== job 9765 ==
Design comp_mult_top, start of the top module:
module comp_mult_top #(
parameter NO_MULT   = 4     ,  
parameter APB_BADDR = 0     ,  
parameter SYS_AW    = 16    ,  
parameter REG_DW    = 16       
)(
input                    clk         ,  
input                    rst_n       ,  
input      [ SYS_AW-1:0] apb_paddr   ,  
input                    apb_psel    ,  
input                    apb_penable ,  
input                    apb_pwrite  ,  
input      [REG_DW -1:0] apb_pwdata  ,  
output                   apb_pready  ,  
output reg [REG_DW -1:0] apb_prdata  ,  
output reg               apb_pslverr ,  
output reg               mem_ce      ,  
output reg               mem_we      ,  
output reg [SYS_AW -1:0] mem_addr    ,  
output reg [     8 -1:0] mem_wr_data ,  
input      [     8 -1:0] mem_rd_data    
);
localparam DWIDTH = 8 ;
localparam IDLE   = 2'b00;  
localparam RD_OPS = 2'b01;  
localparam WORK   = 2'b10;  
localparam WR_RES = 2'b11;  
reg  [       REG_DW -1:0] op1_addr      ;  
reg  [       REG_DW -1:0] op2_addr      ;  
reg  [       REG_DW -1:0] res_addr      ;  
reg  [       REG_DW -1:0] no_op         ;  
reg  [       REG_DW -1:0] cfg_start     ;  
reg  [       REG_DW -1:0] sts_stop      ;  
wire                      wr_op1_addr   ;  
wire                      wr_op2_addr   ;  
wire                      wr_res_addr   ;  
wire                      wr_no_op      ;  
wire                      wr_cfg_start  ;  
wire                      wr_sts_stop   ;  
wire                      rd_sts_stop   ;  
wire                      rd_sts_state  ;  
wire                      sel_regs      ;  
reg                       op_val        ;  
wire                      op_rdy        ;  
wire [   2*2*DWIDTH -1:0] op_data       ;  
wire                      res_val       ;  
reg                       res_rdy       ;  
wire [2*2*(DWIDTH+1)-1:0] res_data      ;  
wire                      set_res_rdy   ;  
reg  [     3*DWIDTH -1:0] data_reg      ;  
reg  [            2 -1:0] sts_cstate    ;  
wire                      start         ;  
wire                      sw_rst        ;  
wire                      byte_rd_done  ;  
wire                      byte_wr_done  ;  
wire                      finish        ;  
wire                      next_op       ;  
  ...
Size in the first run: ~2,500 cells after synthesis, roughly 180 flip-flops, about 89 I/O pins, ~21,000 um^2 of cells after synthesis.
Settings: LEC_CHECK=0, CAP_MARGIN=0, CORE_MARGIN=2, CORE_UTILIZATION=66, CTS_CLUSTER_DIAMETER=29, SETUP_SLACK_MARGIN=1.24, SLEW_MARGIN=20; clock period 9.03 ns.
run.sh (not shown) runs the stock make flow with config.mk's settings and CLKGATE_MAP_FILE=.
> inputs changed (job 9765 -> job 1617)
- a change of CORE_UTILIZATION from 66 to 64
- a deleted CTS_CLUSTER_DIAMETER that had been 29
- a change of CAP_MARGIN from 0 to 20
- a change of SETUP_SLACK_MARGIN from 1.24 to 2.27
- a change of the clock period (ns, I/O delays scaled along) from 9.03 to 8.42
Results
- In job 1617 the internal power consumption turned out about 20% higher than in job 9765.
- Between job 9765 and job 1617, the length of the first detailed-routing pass in iterations is higher for job 9765.
- According to the power report, total power for job 1617 is higher than for job 9765.
- Relative to job 9765, total vias in the final route increased by 406 in job 1617.
- Job 1617 vs job 9765, launch point of the worst path: mem_rd_data[3] vs mem_rd_data[4]
- [compare] base=job 9765 new=job 1617: flop share of the area went down by 0.67 points; part of the power in combinational logic went up by 3.4 points; total number of placement rows went up by about 1.5%.
Changes in job 800 relative to job 1617:
- SETUP_SLACK_MARGIN no longer set, was 2.27
- CORE_UTILIZATION now 33, was 64
- the clock period (ns, I/O delays scaled along) now 9.39, was 8.42
Notes after the runs:
Die height for job 800: 38% up relative to job 1617. Job 800 falls short of job 1617 in worst setup margin. The top routing layer in use comes out met5 in one run and met4 in the other, namely in job 800 and job 1617 respectively. Job 800: flow completed, timing, DRC and antenna clean. Delta (job 800 minus job 1617): routed wire length moved down; worst hold slack moved down.
Relative to job 800, the following input files were edited for job 4902:
- CORE_UTILIZATION changed from 33 to 29
- the clock period (ns, I/O delays scaled along) changed from 9.39 to 11.3
## What came out
Of job 800 and job 4902, the run reporting the lower area growth from synthesis to final layout was job 4902.
For job 800, the launching element of the worst setup path was mem_rd_data[1], unlike job 4902, where it was mem_rd_data[0].
There was hardly any difference in final weighted congestion in routability-driven placement between job 800 and job 4902.
Measured against each other, job 800 and job 4902 differ in non-clock buffer total of the final layout, the higher figure coming from job 800.
Power and IR drop assume default switching activity.
